Setup of v6:
Design softmax_4, start of the top module:
module softmax_4 (
    input wire clk,
    input wire reset,
    input wire start,
    input wire [15:0] in0, in1, in2, in3,     
    output reg [7:0] out0, out1, out2, out3, 
    output reg done
);
Size in the first run: roughly 100 I/O pins.
clock: 49.7 ns
lec_check: 0
cap_margin: 20
cell_pad_in_sites_detail_placement: 2
core_margin: 2
core_utilization: 40
place_density: 0.48
slew_margin: 20
run.sh (not shown) runs the stock make flow with config.mk's settings and CLKGATE_MAP_FILE=.
v6: it failed during detailed placement, and the tool reported DPL-0033.
The inputs of v7 differ from those of v6 as listed below.
Settings: PLACE_DENSITY removed (was 0.48); CORE_UTILIZATION changed from 40 to 57; CELL_PAD_IN_SITES_DETAIL_PLACEMENT removed (was 2); the clock period (ns, I/O delays scaled along) changed from 49.7 to 49.1.
### Flow results
| v7 | all stages done | FAIL | setup timing |. Delta(placeable core region, v7 - v6) < 0. Comparing v6 with v7, the post-synthesis instance area came out essentially unchanged. v7 — floorplan die width about 16% lower, v6 as reference. Routability congestion estimate from global placement came out higher on v7 than on v6. v6 -> v7: number of instances in the synthesized netlist delta 0, exact match. Sort v7 and v6 by starting density of the core asc -> top: v6. Changes observed in v7 relative to v6: count of standard-cell rows decreased about 16%, area fraction in full adders, half adders and majority gates essentially unchanged, die area decreased 74000 um^2.

========
Starting RTL as in the previous note.
make LEC_CHECK=0 CAP_MARGIN=20 CORE_MARGIN=2 CORE_UTILIZATION=71 CTS_CLUSTER_DIAMETER=363 CTS_CLUSTER_SIZE=41 MAX_ROUTING_LAYER=met4 SLEW_MARGIN=20 finish   # period 53.1 ns
The baseline completed and failed the layout checks on negative setup slack.
Edit:
- ABC_AREA: not set -> 1
- CORE_UTILIZATION: 71 -> 72
- CTS_CLUSTER_DIAMETER: 363 -> not set
- CTS_CLUSTER_SIZE: 41 -> 98
- MAX_ROUTING_LAYER: met4 -> not set
- clock period: 53.1 -> 56.0 ns (I/O delays scaled with it)
Outcome: The changed run never finished: it broke off in global routing; area after synthesis grows slightly; die area grows slightly; synthesized cell count grows by about a fifth.
Edit:
- CAP_MARGIN: 20 -> 15
- CTS_CLUSTER_DIAMETER: not set -> 371
- clock period: 56.0 -> 28.7 ns (I/O delays scaled with it)
Effect: This time the run ended with an error in detailed placement. Die size is unchanged. Synthesized area is unchanged. Synthesized cell count stays the same.
Edit:
- CAP_MARGIN: 15 -> 20
- CTS_CLUSTER_DIAMETER: 371 -> 351
- PLACE_DENSITY: not set -> 0.42
- clock period: 28.7 -> 56.0 ns (I/O delays scaled with it)
Result: With this change the flow ended with an error in global routing; die size is unchanged; synthesized area stays the same; synthesized cell count is unchanged.

========
== amber ==
Starting RTL as in the previous note.
==> flow/config.mk <==
export PLATFORM = sky130hd
export DESIGN_NAME = softmax_4
export DESIGN_NICKNAME = softmax_4
export VERILOG_FILES = /design/flow/design.v
export SDC_FILE = /design/flow/constraint.sdc
export NUM_CORES = 4
export LEC_CHECK = 0
export ABC_AREA = 1
export CAP_MARGIN = 20
export CORE_MARGIN = 2
export CORE_UTILIZATION = 72
export CTS_CLUSTER_DIAMETER = 303
export CTS_CLUSTER_SIZE = 99
export PLACE_DENSITY = 0.39
export SLEW_MARGIN = 20
==> flow/constraint.sdc <==
create_clock -name core_clock -period 55.4 [get_ports {clk}]
set_input_delay 11.0800 -clock core_clock [delete_from_list [all_inputs] [get_ports {clk}]]
set_output_delay 11.0800 -clock core_clock [all_outputs]
set_load 0.01 [all_outputs]
FAIL amber @ global routing: tool exited with error
Input changes introduced in fjord (baseline for comparison: amber):
Settings: PLACE_DENSITY removed (was 0.39); ABC_AREA removed (was 1); CTS_CLUSTER_DIAMETER removed (was 303); CTS_CLUSTER_SIZE removed (was 99); CORE_UTILIZATION changed from 72 to 66; the clock period (ns, I/O delays scaled along) changed from 55.4 to 19.9.
==> results <==
fjord never completed, since it errored out during global routing.
Async set-or-reset flop fraction in the synthesized netlist: amber vs fjord identical
The row count in fjord was higher than what amber gave.
Re number of buffers inserted by post-CTS setup repair: fjord is 130% up on amber.
On fjord: adder-cell area share of the yosys netlist is 0.75 points higher than what amber gave.
Vertical extent of the die ends up higher on fjord.
Taking amber as the reference point, the chip area in the Yosys report of fjord falls by 1800 um^2.
Synthesized cell count, fjord vs amber: down by more than 10%
Compared with amber, fjord shows yosys cell count lower by 2237.
fjord against amber: area of the chip went up, number of distinct standard cells referenced by the synthesized netlist shows an increase of 33.
## Diff of input files: tundra against fjord
Settings: CORE_UTILIZATION now 63, was 66; the clock period (ns, I/O delays scaled along) now 46.3, was 19.9.
Notes after the runs:
- As far as flop and latch count out of synthesis goes, fjord and tundra are indistinguishable; the numbers are identical.
- Looking at cell area after placement, tundra sits about 0.7% lower than fjord does.
- In the tables for fjord and tundra, core outline area reads higher with tundra.
- In tundra relative to fjord, die area had gone up by a few percent.
- NOTE: worst-case setup slack after placement in tundra exceeds that of fjord
- Number of cells upsized or downsized after cts, fjord and tundra: lower on tundra
- The run showing the smaller vertical die dimension is fjord.
- tundra vs fjord, final RePlAce weighted congestion went down by 0.016.
- Relative to fjord, the width of the die measured on tundra has increased by a few percent.
- For tundra, the flow was terminated by a tool error in global routing and produced no final design.
- Lower number of cell rows was reported by fjord, not tundra.
